==> run a: inputs <==
==> flow/design.v (excerpt) <==
module cordic #(
    parameter WIDTH = 16,                
    parameter ITERATIONS = 12,           
    parameter MODE = 0                   
)(
    input wire clk,
    input wire rst_n,
    input wire start,                    
    input wire [WIDTH-1:0] x_in,         
    input wire [WIDTH-1:0] y_in,         
    input wire [WIDTH-1:0] z_in,         
    output reg done,                     
    output reg [WIDTH-1:0] x_out,        
    output reg [WIDTH-1:0] y_out,        
    output reg [WIDTH-1:0] z_out         
);
    localparam IDLE = 2'd0;
    localparam SETUP = 2'd1;
    localparam ITERATE = 2'd2;
    localparam DONE = 2'd3;
    reg [1:0] state, next_state;
    reg signed [WIDTH-1:0] x, y;
    reg [WIDTH-1:0] z;
    reg signed [WIDTH-1:0] x_next, y_next;
    reg [WIDTH-1:0] z_next;
    reg [$clog2(ITERATIONS)-1:0] iteration;
    function [WIDTH-1:0] atan_table;
        input [3:0] idx;
        begin
            case (idx)
                4'd0:  atan_table = 16'd8192;    
                4'd1:  atan_table = 16'd4836;    
                4'd2:  atan_table = 16'd2555;    
                4'd3:  atan_table = 16'd1297;    
                4'd4:  atan_table = 16'd651;     
                4'd5:  atan_table = 16'd326;     
                4'd6:  atan_table = 16'd163;     
                4'd7:  atan_table = 16'd81;      
                4'd8:  atan_table = 16'd41;      
                4'd9:  atan_table = 16'd20;      
                4'd10: atan_table = 16'd10;      
                4'd11: atan_table = 16'd5;       
                default: atan_table = 16'd0;
            endcase
        end
    endfunction
    always @(posedge clk or negedge rst_n) begin
        if (!rst_n) begin
            state <= IDLE;
            x <= 0;
            y <= 0;
            z <= 0;
            iteration <= 0;
            done <= 1'b0;
            x_out <= 0;
            y_out <= 0;
            z_out <= 0;
        end else begin
            state <= next_state;
            case (state)
                IDLE: begin
                    done <= 1'b0;
                end
                SETUP: begin
                    x <= x_in;
                    y <= y_in;
                    z <= z_in;
                    iteration <= 0;
                end
                ITERATE: begin
                    x <= x_next;
  ...
clock: 3.47 ns
lec_check: 0
abc_area: 1
cap_margin: 20
cell_pad_in_sites_detail_placement: 0
core_aspect_ratio: 0.9
core_margin: 4
core_utilization: 60
cts_cluster_size: 21
gpl_timing_driven: 1
hold_slack_margin: 0.02
max_routing_layer: met5
min_routing_layer: met2
place_density_lb_addon: 0.08
slew_margin: 15
run.sh (not shown) runs the stock make flow with config.mk's settings and CLKGATE_MAP_FILE=.
==> inputs of run b, as changes to run a <==
Settings changed: CELL_PAD_IN_SITES_DETAIL_PLACEMENT 0 to default, CORE_ASPECT_RATIO 0.9 to 1.33, CORE_MARGIN 4 to 2, CORE_UTILIZATION 60 to 72, CTS_CLUSTER_DIAMETER from default to 372, CTS_CLUSTER_SIZE 21 to default, GPL_TIMING_DRIVEN 1 to default, HOLD_SLACK_MARGIN 0.02 to default, MAX_ROUTING_LAYER met5 to default, MIN_ROUTING_LAYER met2 to default, PLACE_DENSITY_LB_ADDON 0.08 to default, SETUP_SLACK_MARGIN from default to -0.44, SLEW_MARGIN 15 to 20.
==> flow/constraint.sdc (replaced) <==
create_clock -name core_clock -period 5.22 [get_ports {clk}]
set_input_delay 1.0440 -clock core_clock [delete_from_list [all_inputs] [get_ports {clk}]]
set_output_delay 1.0440 -clock core_clock [all_outputs]
set_load 0.01 [all_outputs]
==> results <==
quantity                                                                              run a                     run b
Area of placed instances                                                        11300 sq um                9900 sq um
Effective utilization at floorplan                                                    62.2%                     74.0%
Floorplan core area                                                             14300 sq um               12000 sq um
Post-synthesis cell type with the largest instance count           sky130_fd_sc_hd__nand2_1  sky130_fd_sc_hd__nand2_1
Hold-fix buffers at CTS                                                                   0                         0
Number of synthesized flops with an enable pin                                            0                         0
Setup Buffers After CTS                                                                  31                         0
Commonest flop                                                     sky130_fd_sc_hd__dfrtp_1  sky130_fd_sc_hd__dfrtp_1
Number of rows in the core area                                                          41                        46
Share of synthesized area spent on multiplexers                                          0%                        0%
Number of gates resized after cts                                                       156                         0
Width of the die                                                                     136 um                    100 um
Die outline area                                                                16800 sq um               13200 sq um
Gate Count Post-Synth                                                                  1347                      1347
Fraction of the mapped netlist area in compound gates                                 14.7%                     14.7%
Net count after synthesis                                                              1463                      1463
Async S/R FF share, synth                                                              100%                      100%
Detailed Place HPWL                                                                 23.3 mm                   19.1 mm
Simple-gate share of the synthesized area                                             33.6%                     33.6%
Number of clock sinks                                                                   105                       105
Final weighted congestion of routability-driven global placement                       1.06                      1.02
Outcome                                                           aborted with a tool error            finished clean
Last stage reached                                                 global routing (5_1_grt)                         -
DIE HEIGHT                                                                           123 um                    132 um
Post-Place Setup Slack                                                              -308 ps                   1110 ps
Cell count after placement                                                             1774                      1547
Cell variety after synth                                                                 46                        46

---

==> inputs of branch juniper <==
Starting RTL as in the previous note.
export LEC_CHECK = 0
export CAP_MARGIN = 20
export CELL_PAD_IN_SITES_DETAIL_PLACEMENT = 0
export CORE_ASPECT_RATIO = 0.9
export CORE_MARGIN = 2
export CORE_UTILIZATION = 72
export CTS_CLUSTER_DIAMETER = 238
export CTS_CLUSTER_SIZE = 40
export GPL_TIMING_DRIVEN = 1
export HOLD_SLACK_MARGIN = -0.09
export MAX_ROUTING_LAYER = met4
export PLACE_DENSITY_LB_ADDON = 0.01
export SLEW_MARGIN = 20
export TNS_END_PERCENT = 40
create_clock -name core_clock -period 4.6 [get_ports {clk}]
==> branch garnet: changes against branch juniper <==
==> flow/config.mk (replaced) <==
export PLATFORM = sky130hd
export DESIGN_NAME = cordic
export DESIGN_NICKNAME = cordic
export VERILOG_FILES = /design/flow/design.v
export SDC_FILE = /design/flow/constraint.sdc
export NUM_CORES = 4
export LEC_CHECK = 0
export CAP_MARGIN = 20
export CORE_MARGIN = 2
export CORE_UTILIZATION = 68
export CTS_CLUSTER_SIZE = 33
export HOLD_SLACK_MARGIN = -0.09
export SLEW_MARGIN = 20
==> flow/constraint.sdc (replaced) <==
create_clock -name core_clock -period 4.07 [get_ports {clk}]
set_input_delay 0.8140 -clock core_clock [delete_from_list [all_inputs] [get_ports {clk}]]
set_output_delay 0.8140 -clock core_clock [all_outputs]
set_load 0.01 [all_outputs]
==> branch sierra: changes against branch juniper <==
==> flow/config.mk (replaced) <==
export PLATFORM = sky130hd
export DESIGN_NAME = cordic
export DESIGN_NICKNAME = cordic
export VERILOG_FILES = /design/flow/design.v
export SDC_FILE = /design/flow/constraint.sdc
export NUM_CORES = 4
export LEC_CHECK = 0
export CAP_MARGIN = 20
export CELL_PAD_IN_SITES_GLOBAL_PLACEMENT = 3
export CORE_MARGIN = 2
export CORE_UTILIZATION = 40
export CTS_CLUSTER_DIAMETER = 380
export CTS_CLUSTER_SIZE = 99
export PLACE_DENSITY_LB_ADDON = 0.01
export SETUP_SLACK_MARGIN = -0.9
export SLEW_MARGIN = 20
==> flow/constraint.sdc (replaced) <==
create_clock -name core_clock -period 10.0 [get_ports {clk}]
set_input_delay 2.0000 -clock core_clock [delete_from_list [all_inputs] [get_ports {clk}]]
set_output_delay 2.0000 -clock core_clock [all_outputs]
set_load 0.01 [all_outputs]
==> qor summary <==
| quantity | branch garnet | branch sierra | branch juniper |
|---|---|---|---|
| Maximum number of pins on one net before global-route repair | - | 92 | 92 |
| Transition time at the pin with the least slew margin | - | 0.866 ns | 0.889 ns |
| Cell with the largest stage delay on the worst path | - | sky130_fd_sc_hd__dfrtp_2 | sky130_fd_sc_hd__dfrtp_4 |
| Destination of the worst register-to-register timing path | - | y[14] | x[14] |
| Global-route track usage on met1 | - | 30.8% | 55.3% |
| Antenna violations before repair | - | 0 | 0 |
| Cell type taking the most area | - | combinational gates | combinational gates |
| Remaining DRCs | - | 0 | 0 |
| Post-layout period usage of the worst path | - | 54.9% | 101% |
| Req. time, crit path | - | 10.27 ns | 4.81 ns |
| Outcome | stopped before the end | finished clean | finished with violations |
| Stage where the flow stopped | clock tree synthesis | - | - |
| Violated checks | - | - | negative setup slack |
| Post-layout worst setup margin | - | 4.51 ns | -0.0622 ns |
| Global-route total usage across every layer | - | 21.2% | 41.4% |
| Non-clock inverters | - | 29 | 29 |
